lagoon:
## milestone1
module milestone1 (
		input logic clock,                    
		input logic Resetn,
		input logic Enable,
		output	logic [17:0] SRAM_address,
		output 	logic [15:0] SRAM_write_data,
		output	logic SRAM_we_n,
		input		logic [15:0] SRAM_read_data,
		output   logic M1_end
);
For scale: about 66,000 µm² of cells after synthesis.
Settings: LEC_CHECK=0, CAP_MARGIN=20, CELL_PAD_IN_SITES_GLOBAL_PLACEMENT=1, CORE_ASPECT_RATIO=0.56, CORE_MARGIN=2, CORE_UTILIZATION=67, CTS_CLUSTER_DIAMETER=206, GPL_ROUTABILITY_DRIVEN=1, HOLD_SLACK_MARGIN=0.27, SLEW_MARGIN=20; clock period 22.0 ns.
run.sh (not shown) runs the stock make flow with config.mk's settings and CLKGATE_MAP_FILE=.
> inputs changed (lagoon -> ember)
- removing CORE_ASPECT_RATIO (formerly 0.56)
- removing GPL_ROUTABILITY_DRIVEN (formerly 1)
- removing CELL_PAD_IN_SITES_GLOBAL_PLACEMENT (formerly 1)
- removing CTS_CLUSTER_DIAMETER (formerly 206)
- setting ABC_AREA to 1 for the first time
- changing CORE_UTILIZATION from 67 to 65
- removing HOLD_SLACK_MARGIN (formerly 0.27)
- changing the clock period (ns, I/O delays scaled along) from 22.0 to 17.1
[summary]
Row tightest slew margin relative to the limit: ember higher / lagoon lower
Going from lagoon to ember, area share of and/or/nand/nor cells after synthesis now sits higher, number of tap instances now sits higher, global-route usage now sits lower.
Compared with lagoon, total non-filler cell area in the finished layout in ember increased by a few percent.
In the flow results for ember and lagoon, the synthesized netlist cell count is smaller on lagoon.
lagoon -> ember: critical path depth increased by more than 10%
Run comparison: lagoon global-route layer with the greatest usage met1; ember global-route layer with the greatest usage met2
Going from lagoon to ember, count of clock-buffer cells in the layout decreased by about 3% relative to the old numbers, cell count after placement increased by about 17% relative to the old numbers.
Cmp ember vs lagoon: synthesized area higher in ember
Here is what was changed in the inputs of sierra compared with ember.
- an added HOLD_SLACK_MARGIN of -0.1
- an added SETUP_SLACK_MARGIN of 3.48
- an added CTS_CLUSTER_DIAMETER of 206
- an added TNS_END_PERCENT of 80
- an added MAX_ROUTING_LAYER of met4
- an added PLACE_DENSITY_LB_ADDON of 0.05
- a change of the clock period (ns, I/O delays scaled along) from 17.1 to 12.0
## What came out
To summarise sierra: no stage aborted, but the layout did not pass its checks, failing on negative setup slack. For wire length, dividing the value from ember by the value from sierra gives 0.816. Against ember, final cell count in sierra rose by a little under 10%. Looking at minimum period implied by the final worst setup slack across ember and sierra, the one that comes out higher is ember. Diff ember and sierra: proportion of cell area occupied by multi-input gates higher in ember. | global routing met3 resource utilization | lower: ember |. sierra: top fanout value on the critical path 1 above ember. Diff ember -> sierra | total of clock buffers placed in the layout | down by a few percent. Per the comparison of sierra with ember, utilization higher; layout-stage area growth over the synthesis result moved up.
Setup changes, sierra to maple
- TNS_END_PERCENT no longer set, was 80
- MAX_ROUTING_LAYER no longer set, was met4
- SETUP_SLACK_MARGIN no longer set, was 3.48
- ABC_AREA no longer set, was 1
- CTS_CLUSTER_DIAMETER no longer set, was 206
- PLACE_DENSITY_LB_ADDON no longer set, was 0.05
- HOLD_SLACK_MARGIN no longer set, was -0.1
- the clock period (ns, I/O delays scaled along) now 13.3, was 12.0
Results
Completing all stages was not enough for maple: its layout failed the final checks because of negative setup slack.
The source of the critical timing path comes out V_values[56] in one run and U_values[56] in the other, namely in sierra and maple respectively.
Higher number of cell instances after yosys synthesis was reported by sierra, not maple.
Lower core utilization was reported by maple, not sierra.
In maple, the post-layout worst setup margin came out 340 ps above the value in sierra.
#### Input delta (garnet over maple)
- swapping 65 for 66 in CORE_UTILIZATION
- swapping 13.3 for 18.3 in the clock period (ns, I/O delays scaled along)
### Flow results
For the global-route usage, garnet came in 3.6 points lower than maple did. garnet gives less quantity of gates resized following cts than maple did. In the flow results for garnet and maple, the post-route fraction of the period consumed by the critical path is larger on maple. Per the comparison of garnet with maple, worst-path maximum fanout went up 8, remaining antenna violation count did not really move, setup slack after layout up 3210 ps, routed wire length per instance saw a decrease. Summary of maple and garnet: one run falls short of a clean finish, namely maple.
Relative to garnet, the following input files were edited for onyx:
- ABC_AREA now 1, previously not set
- SETUP_SLACK_MARGIN now 0.58, previously not set
- CORE_UTILIZATION now 61, was 66
- the clock period (ns, I/O delays scaled along) now 9.28, was 18.3
Notes after the runs:
- [flow] onyx | stages: complete | final checks: fail | reason: negative setup slack
- Final number of setup-violating endpoints for onyx: 88 up relative to garnet
- Area taken by multi-input logic gates was higher in the run labelled onyx.
- Total routing resource utilization after global routing was higher in onyx than in garnet.
- Relative to garnet, critical path buffer and inverter count increased by 13 in onyx.
- Area added between synthesis and finish: lower on garnet
- Against garnet, non-clock buffer count in onyx rose by more than 100%.
- In onyx the largest net degree at the start of global routing turned out 17% higher than in garnet.
- Diff garnet and onyx: worst-case setup slack after placement lower in onyx
